==> run K <==
## kcpsm6
module kcpsm6 (address, instruction, bram_enable, in_port, out_port, port_id, write_strobe, k_write_strobe, read_strobe, interrupt, interrupt_ack, sleep, reset, clk) ;
parameter [7:0] 	hwbuild = 8'h00 ;
parameter [11:0] 	interrupt_vector = 12'h3FF ;
parameter integer scratch_pad_memory_size = 64 ;   
output [11:0]	address ;
input	 [17:0]    	instruction ;
output		bram_enable ;
input	 [7:0]	in_port ;
output [7:0]	out_port ;
output [7:0]	port_id ;
output		write_strobe ;
output		k_write_strobe ;
output		read_strobe ;
input			interrupt ;
output		interrupt_ack ;
input			sleep ;
input			reset ;
input			clk ;
wire	[2:1]		t_state_value ;
wire	[2:1]		t_state ;
wire 			run_value ;
wire              run ;
wire  		internal_reset_value ;
wire 			internal_reset ;
wire 			sync_sleep ;
wire 			int_enable_type ;
wire 			interrupt_enable_value ;
wire			interrupt_enable ;
wire			sync_interrupt ;
wire 			active_interrupt_value ;
wire 			active_interrupt ;
wire	[2:0]		arith_logical_sel ;
wire			arith_carry_in ;
wire			arith_carry_value ;
wire			arith_carry ;
wire 	[7:0]		half_arith_logical ;
wire 	[7:0]		logical_carry_mask ;
wire 	[7:0]		carry_arith_logical ;
wire 	[7:0]		arith_logical_value ;
wire 	[7:0]		arith_logical_result ;
wire 	[7:0]		shift_rotate_value ;
wire 	[7:0]		shift_rotate_result ;
wire			shift_in_bit ;
wire 	[7:0]		alu_result ;
wire 	[1:0]		alu_mux_sel_value ;
wire 	[1:0]		alu_mux_sel ;
wire			strobe_type ;
wire 			write_strobe_value ;
wire 			k_write_strobe_value ;
wire			read_strobe_value ;
wire			flag_enable_type ;
wire			flag_enable_value ;
wire			flag_enable ; 
wire			lower_parity ;
wire			lower_parity_sel ;
wire			carry_lower_parity ;
wire 			upper_parity ;
wire			parity ;
wire			shift_carry_value ;
wire			shift_carry ;
wire			carry_flag_value ;
wire			carry_flag ;
wire 			use_zero_flag_value ;
wire			use_zero_flag ;
wire 			drive_carry_in_zero ;
wire          	carry_in_zero ;
wire             	lower_zero ;
wire         	lower_zero_sel ;
wire       		carry_lower_zero ;
wire           	middle_zero ;
wire        	middle_zero_sel ;
wire      		carry_middle_zero ;
wire         	upper_zero_sel ;
wire        	zero_flag_value ;
wire              zero_flag ;
wire       		spm_enable_value ;
wire             	spm_enable ;
wire 	[7:0]		spm_ram_data ;
  ...
Settings: LEC_CHECK=0, ABC_AREA=1, CAP_MARGIN=30, CORE_MARGIN=2, CORE_UTILIZATION=72, CTS_CLUSTER_SIZE=72, GPL_TIMING_DRIVEN=1, PLACE_DENSITY_LB_ADDON=0.0, SLEW_MARGIN=20; clock period 4.37 ns.
run.sh (not shown) runs the stock make flow with config.mk's settings and CLKGATE_MAP_FILE=.
==> run D: changes against run K <==
--- a/flow/config.mk
+++ b/flow/config.mk
@@ -6,10 +6,11 @@
 export NUM_CORES = 4
 export LEC_CHECK = 0
 export ABC_AREA = 1
-export CAP_MARGIN = 30
+export CAP_MARGIN = 5
 export CORE_MARGIN = 2
-export CORE_UTILIZATION = 72
-export CTS_CLUSTER_SIZE = 72
+export CORE_UTILIZATION = 65
+export CTS_CLUSTER_SIZE = 58
 export GPL_TIMING_DRIVEN = 1
 export PLACE_DENSITY_LB_ADDON = 0.0
+export SETUP_SLACK_MARGIN = 1.4
 export SLEW_MARGIN = 20
==> flow/constraint.sdc (replaced) <==
create_clock -name core_clock -period 5.49 [get_ports {clk}]
set_input_delay 1.0980 -clock core_clock [delete_from_list [all_inputs] [get_ports {clk}]]
set_output_delay 1.0980 -clock core_clock [all_outputs]
set_load 0.01 [all_outputs]
==> run H: changes against run K <==
==> flow/config.mk (replaced) <==
export PLATFORM = sky130hd
export DESIGN_NAME = kcpsm6
export DESIGN_NICKNAME = kcpsm6
export VERILOG_FILES = /design/flow/design.v
export SDC_FILE = /design/flow/constraint.sdc
export NUM_CORES = 4
export LEC_CHECK = 0
export CAP_MARGIN = 5
export CELL_PAD_IN_SITES_DETAIL_PLACEMENT = 1
export CELL_PAD_IN_SITES_GLOBAL_PLACEMENT = 2
export CORE_ASPECT_RATIO = 1.15
export CORE_MARGIN = 4
export CORE_UTILIZATION = 40
export CTS_CLUSTER_SIZE = 19
export GPL_TIMING_DRIVEN = 0
export HOLD_SLACK_MARGIN = 0.03
export MIN_ROUTING_LAYER = met2
export PLACE_DENSITY_LB_ADDON = 0.1
export SETUP_SLACK_MARGIN = -0.05
export SLEW_MARGIN = 30
export TNS_END_PERCENT = 25
==> flow/constraint.sdc (replaced) <==
create_clock -name core_clock -period 9.0 [get_ports {clk}]
set_input_delay 1.8000 -clock core_clock [delete_from_list [all_inputs] [get_ports {clk}]]
set_output_delay 1.8000 -clock core_clock [all_outputs]
set_load 0.01 [all_outputs]
==> summary of the runs <==
In area after synthesis, run K and run D do not differ.
The highest clock skew belongs to run K, the lowest to run D.
In run H the synthesized cell count is smaller than in run K, by about 24%.
Run K finished but failed the layout checks on negative setup slack. Run D finished clean. Run H completed and failed the layout checks on negative setup slack.
The highest setup slack belongs to run D, the lowest to run H.
First-iteration DRC count, highest first: run H, run K, run D.
Against run K, the clock power of run H is lower by about 47%.
Combinational power, highest first: run K, run D, run H.
Die area: run D is lower than run H (40%).
The lowest wire length belongs to run D, the highest to run H.
Against run H, the register-to-register slack of run K is worse by 470 ps.
Between run K and run H, the lower critical path depth is in run H (gap 1).
==> figures <==
quantity                                                                                  run H       run D                 run K
Outcome                                                                         failed layout checks  timing/DRC/antenna clean       failed layout checks
Layout check failures                                                      negative setup slack           -  negative setup slack
Fraction of standard cell area that is sequential                                         61.7%       62.3%                 61.7%
Final layout net count                                                                    3,536       4,504                 4,743
Power dissipated in sequential cells                                                    7.11 mW     11.6 mW               14.6 mW
Worst path arrival time                                                                 7380 ps     3090 ps               3550 ps
Count of placed standard cells in the final layout, fillers left out                      5,475       5,693                 5,817
Per-cell via count in the routed design                                                    7.90        6.68                  6.88
Tally of buffers added on design ports                                                       52          62                    62
Critical path peak fanout                                                                    11          10                    14
Number of core rows                                                                         146         106                   101
Count of tool warnings                                                                       38          44                    39
Portion of the clock cycle consumed by the worst path in the final layout                  102%       76.3%                  101%
Gr usage total                                                                            41.5%       37.5%                 42.3%
Synthesized area per cell                                                             17.4 um^2   13.1 um^2             13.1 um^2
Antenna violations before repair                                                              4           6                     7
First-pass GRT wire length                                                           284,000 um  237,000 um            242,000 um
Fraction of area in multi-input gates                                                     23.1%       22.1%                 20.6%
Clock Skews                                                                             26.0 ps     24.0 ps               48.2 ps
Switching portion of total power                                                          25.2%       23.4%                 23.5%
Number of instances in the synthesized netlist                                            3,206       4,201                 4,201
Final-layout worst hold slack                                                            336 ps      334 ps                330 ps
Final WL                                                                             207,000 um  163,000 um            166,000 um
Peak ir drop on the vdd network                                                        0.189 mV    0.431 mV              0.480 mV
Power is estimated from default activity; no workload was simulated.
